// TopLevelModule
module TopLevelModule(
    input clk,                    
    input [2:0] switches,        
    input confirm_key1,   
input confirm_key2,     
    input reset_key,            
    output [1:0] player_led,     
    output [1:0] winner_led           
);
    wire [2:0] column_select;
    wire confirm_move1;
wire confirm_move2;
    wire reset_game;
    wire [1:0] current_player;
    wire game_over;
    InputProcessor input_proc(
        .clk(clk),
        .switches(switches),
        .confirm_key1(confirm_key1),
        .confirm_key2(confirm_key2),
        .reset_key(reset_key),
        .column(column_select),
        .confirm1(confirm_move1),
.confirm2(confirm_move2),
        .reset(reset_game)
    );
    control control_unit(
        .clk(clk),
        .reset(reset_game),
        .column_select(column_select),
        .confirm_move1(confirm_move1),
        .confirm_move2(confirm_move2),
        .current_player(current_player),
  ...
clock: 10.0 ns
lec_check: 0
cap_margin: 20
cell_pad_in_sites_detail_placement: 1
cell_pad_in_sites_global_placement: 2
core_aspect_ratio: 0.5
core_margin: 4
core_utilization: 51
cts_cluster_diameter: 293
cts_cluster_size: 95
hold_slack_margin: -0.06
slew_margin: 20
run.sh (not shown) runs the stock make flow with config.mk's settings and CLKGATE_MAP_FILE=.
Edit:
Settings changed: CAP_MARGIN 20 to 30, CELL_PAD_IN_SITES_DETAIL_PLACEMENT 1 to default, CELL_PAD_IN_SITES_GLOBAL_PLACEMENT 2 to default, CORE_ASPECT_RATIO 0.5 to default, CORE_UTILIZATION 51 to 40, CTS_CLUSTER_DIAMETER 293 to default, CTS_CLUSTER_SIZE 95 to 19, HOLD_SLACK_MARGIN -0.06 to -0.04, MIN_ROUTING_LAYER from default to met1, PLACE_DENSITY_LB_ADDON from default to 0.25, SETUP_SLACK_MARGIN from default to 2.42.
The new run went through all stages and came out clean.
Global-route usage is lower by 9.6 points.
Setup slack improves by 0.16 ns.
Via count goes down by a few percent.
Synthesized cell count does not change.
Core utilization is lower by 12 points.
Count of clock-buffer cells in the layout came out lower by 2.
Critical path depth does not change.
Hold slack is worse by 0.067 ns.
Power shrinks by a few percent.
Edit:
Settings changed: CAP_MARGIN 30 to 20, CELL_PAD_IN_SITES_GLOBAL_PLACEMENT from default to 2, CORE_ASPECT_RATIO from default to 0.74, CORE_UTILIZATION 40 to 51, CTS_CLUSTER_DIAMETER from default to 293, CTS_CLUSTER_SIZE 19 to 95, HOLD_SLACK_MARGIN -0.04 to -0.06, MIN_ROUTING_LAYER met1 to default, PLACE_DENSITY from default to 0.35, PLACE_DENSITY_LB_ADDON 0.25 to default, SETUP_SLACK_MARGIN 2.42 to default.
=> The changed run finished with timing, DRC and antenna clean; cell count shrinks by 5.4%; final area falls by 1.4%; clock skew goes down by 0.0070 ns; total power rose by 1.4%; area after synthesis is unchanged; die size came out lower by 20%; non-clock buffer count went down by 2; setup slack gets worse by 0.12 ns; fmax came out lower by 2.2%.


The RTL this note starts from:
==> flow/design.v <==
module InputProcessor (
    input clk,               
    input [2:0] switches,    
    input confirm_key1,       
input confirm_key2,
    input reset_key,       
    output reg [2:0] column, 
    output reg confirm1,       
output reg confirm2,
    output reg reset        
);
    always @(posedge clk) begin
        column <= switches; 
    end
    always @(posedge clk) begin
        confirm1 <= !confirm_key1; 
	confirm2 <= !confirm_key2;
        reset <= !reset_key;      
    end
endmodule
module gameLogic(
    input clk,
    input reset,
    input [2:0] column,
    input player,
    input confirm_move,
    output reg [1:0] win,
    output reg [1:0] winner
);
    reg [83:0] grid;
    reg [83:0] grid_next;
    reg token_placed;
    reg confirm_prev;
    reg [1:0] win_next;
    wire [1:0] token = player ? 2'b01 : 2'b10;
    wire place = confirm_move && !confirm_prev;
    integer i, j;
function automatic [1:0] checkWin(input [83:0] g, input [1:0] playerToken);
    integer col, row, count, i;
begin
    checkWin = 2'b00;
    for (row = 0; row < 6; row = row + 1) begin
        count = 0;
        for (col = 0; col < 7; col = col + 1) begin
            if (g[(col*6+row)*2 +: 2] == playerToken) begin
                count = count + 1;
                if (count == 4) begin
                    checkWin = 2'b01;
                end
            end else count = 0;
        end
    end
    for (col = 0; col < 7; col = col + 1) begin
        count = 0;
        for (row = 0; row < 6; row = row + 1) begin
            if (g[(col*6+row)*2 +: 2] == playerToken) begin
                count = count + 1;
                if (count == 4) begin
                    checkWin = 2'b01;
                end
            end else count = 0;
        end
    end
    for (row = 0; row < 3; row = row + 1) begin
        for (col = 0; col < 4; col = col + 1) begin
            count = 0;
            for (i = 0; i < 4; i = i + 1) begin
                if (g[((col+i)*6+(row+i))*2 +: 2] == playerToken) begin
                    count = count + 1;
                    if (count == 4) begin
                        checkWin = 2'b01;
                    end
                end else count = 0;
            end
        end
    end
    for (row = 3; row < 6; row = row + 1) begin
        for (col = 0; col < 4; col = col + 1) begin
            count = 0;
            for (i = 0; i < 4; i = i + 1) begin
                if (g[((col+i)*6+(row-i))*2 +: 2] == playerToken) begin
                    count = count + 1;
                    if (count == 4) begin
                        checkWin = 2'b01;
                    end
                end else count = 0;
            end
        end
    end
end
endfunction
    always @* begin
        grid_next = grid;
        token_placed = 0;
        for (i = 0; i < 7; i = i + 1) begin
            if (column == i) begin
                for (j = 0; j < 6; j = j + 1) begin
                    if (!token_placed && grid[(i*6+j)*2 +: 2] == 2'b00) begin
                        grid_next[(i*6+j)*2 +: 2] = token;
                        token_placed = 1;
                    end
                end
            end
        end
        win_next = checkWin(grid_next, token);
    end
    always @(posedge clk) begin
        confirm_prev <= confirm_move;
    end
    always @(posedge clk or posedge reset) begin
        if (reset) begin
            grid <= 84'd0;
            win <= 2'b00;
            winner <= 2'b00;
        end else if (place && token_placed) begin
            grid <= grid_next;
            win <= win_next;
            winner <= win_next[0] ? token : 2'b00;
        end
    end
endmodule
module control(
    input clk,                 
    input reset,               
    input [2:0] column_select, 
    input confirm_move1,
    input confirm_move2,       
    output reg [1:0] current_player, 
    output reg game_over,      
	 output [1:0] winner
);
    parameter IDLE_STATE = 3'b000,
              PLAYER1_TURN = 3'b001,
              PLAYER2_TURN = 3'b010,
              CHECK_MOVE = 3'b011,
				  win_state = 3'b100;
    reg [2:0] state; 
wire confirm_move = (current_player==2'b01)?confirm_move1:confirm_move2;
    wire [1:0]win;
    gameLogic game_logic(
        .clk(clk),
        .reset(reset),
        .column(column_select),
        .player(current_player == 2'b01), 
        .confirm_move(confirm_move),
        .win(win),
		  .winner(winner)
    );
    always @(posedge clk or posedge reset) begin
        if (reset) begin
            state <= IDLE_STATE;
            current_player <= 2'b01;  
            game_over <= 0;
        end
        else begin
            case (state)
                IDLE_STATE: begin
                    if (confirm_move) begin
                        state <= CHECK_MOVE;
                    end
                end
                PLAYER1_TURN: begin
                    if (confirm_move) begin
                        state <= CHECK_MOVE;
                    end
                end
                PLAYER2_TURN: begin
                    if (confirm_move) begin
                        state <= CHECK_MOVE;
                    end
                end
                CHECK_MOVE: begin
                    if (win) begin
                        state <= win_state; 
                    end else begin
                        current_player <= (current_player == 2'b01) ? 2'b10 : 2'b01;
                        state <= (current_player == 2'b01) ? PLAYER1_TURN : PLAYER2_TURN;
                    end
                end
					 win_state: begin
					 game_over <= 1; 
					 end
                default: state <= IDLE_STATE;
            endcase
        end
    end
endmodule
module TopLevelModule(
    input clk,                    
    input [2:0] switches,        
    input confirm_key1,   
input confirm_key2,     
    input reset_key,            
    output [1:0] player_led,     
    output [1:0] winner_led           
);
    wire [2:0] column_select;
    wire confirm_move1;
wire confirm_move2;
    wire reset_game;
    wire [1:0] current_player;
    wire game_over;
    InputProcessor input_proc(
        .clk(clk),
        .switches(switches),
        .confirm_key1(confirm_key1),
        .confirm_key2(confirm_key2),
        .reset_key(reset_key),
        .column(column_select),
        .confirm1(confirm_move1),
.confirm2(confirm_move2),
        .reset(reset_game)
    );
    control control_unit(
        .clk(clk),
        .reset(reset_game),
        .column_select(column_select),
        .confirm_move1(confirm_move1),
        .confirm_move2(confirm_move2),
        .current_player(current_player),
        .game_over(game_over), .winner(winner_led)
    );
    assign player_led = current_player;
endmodule
Settings: LEC_CHECK=0, CAP_MARGIN=15, CELL_PAD_IN_SITES_GLOBAL_PLACEMENT=2, CORE_MARGIN=2, CORE_UTILIZATION=53, CTS_CLUSTER_DIAMETER=93, CTS_CLUSTER_SIZE=38, GPL_ROUTABILITY_DRIVEN=0, PLACE_DENSITY_LB_ADDON=0.16, SETUP_SLACK_MARGIN=0.22, SLEW_MARGIN=20; clock period 3.99 ns.
The starting point ran to the end with violations: setup timing.
Then changed:
CAP_MARGIN = 20   (was 15)
CELL_PAD_IN_SITES_GLOBAL_PLACEMENT = unset   (was 2)
CORE_UTILIZATION = 40   (was 53)
CTS_CLUSTER_DIAMETER = unset   (was 93)
CTS_CLUSTER_SIZE = unset   (was 38)
GPL_ROUTABILITY_DRIVEN = unset   (was 0)
PLACE_DENSITY_LB_ADDON = unset   (was 0.16)
SETUP_SLACK_MARGIN = unset   (was 0.22)
clock period = 5.73 ns   (was 3.99 ns; I/O delays follow)
- With this change the flow completed without violations
- worst setup slack gains 0.92 ns
- cell area drops by 19%
- critical path depth does not change
- routed wire length drops by about 8%
- core utilization drops by 28 points
- sequential power drops by about 30%
- synthesized cell count stays the same
- die area climbs by 31%
- global-route usage drops by 8.8 points
Then changed:
CORE_UTILIZATION = 70   (was 40)
CTS_CLUSTER_DIAMETER = 133   (was unset)
clock period = 6.23 ns   (was 5.73 ns; I/O delays follow)
The new run went through all stages and came out clean.
Power came out lower by 12%.
Routed wire length is about the same.
Die size goes down by 42%.
Utilization came out higher by 30 points.
Flip-flop count stays the same.
Then changed:
CORE_UTILIZATION = 40   (was 70)
CTS_CLUSTER_DIAMETER = unset   (was 133)
clock period = 10.0 ns   (was 6.23 ns; I/O delays follow)
Worst setup slack is better by 3.6 ns.
Worst hold slack is better by 0.13 ns.
Clock power went down by 22%.
Routed wire length went down by 2.3%.
Synthesized cell count is unchanged.
Cell area went up by 3.6%.
Die size went up by 72%.
Area after synthesis does not change.
Cell count went up by 12%.
Non-clock buffer count went up by 6.
Maximum frequency went down by 2.3%.
Then changed:
CELL_PAD_IN_SITES_GLOBAL_PLACEMENT = 2   (was unset)
CORE_ASPECT_RATIO = 0.5   (was unset)
CORE_MARGIN = 4   (was 2)
CORE_UTILIZATION = 51   (was 40)
CTS_CLUSTER_DIAMETER = 293   (was unset)
CTS_CLUSTER_SIZE = 95   (was unset)
HOLD_SLACK_MARGIN = -0.06   (was unset)
PLACE_DENSITY = 0.35   (was unset)
TNS_END_PERCENT = 20   (was unset)
Effect:
- combinational power is about the same
- sequential share of layout area increases by 0.22 points
- final cell count decreases by 5.2%
- critical path depth decreases by 1
- synthesized cell count stays the same
- count of clock-buffer cells in the layout increases by 1
- via count increases by about 2%
- synthesized area is unchanged
- routed wire length increases by about 2%
Then changed:
CELL_PAD_IN_SITES_GLOBAL_PLACEMENT = unset   (was 2)
CORE_ASPECT_RATIO = unset   (was 0.5)
CORE_MARGIN = 2   (was 4)
CORE_UTILIZATION = 40   (was 51)
CTS_CLUSTER_DIAMETER = 324   (was 293)
CTS_CLUSTER_SIZE = 96   (was 95)
HOLD_SLACK_MARGIN = unset   (was -0.06)
PLACE_DENSITY = unset   (was 0.35)
TNS_END_PERCENT = 15   (was 20)
What happened:
- The new run finished with timing, DRC and antenna clean
- first-iteration DRC count goes down by about 40%
- non-clock buffer count goes down by 2
- total power goes down by 1.4%
- final area goes up by about 0.75%
- clock-buffer cell count goes down by 1
- global-route usage goes down by 4.8 points
- die area goes up by about 18%
- worst hold slack gets worse by 0.020 ns
- setup slack gets worse by 0.094 ns
- utilization goes down by 12 points
Power and IR drop assume default switching activity.
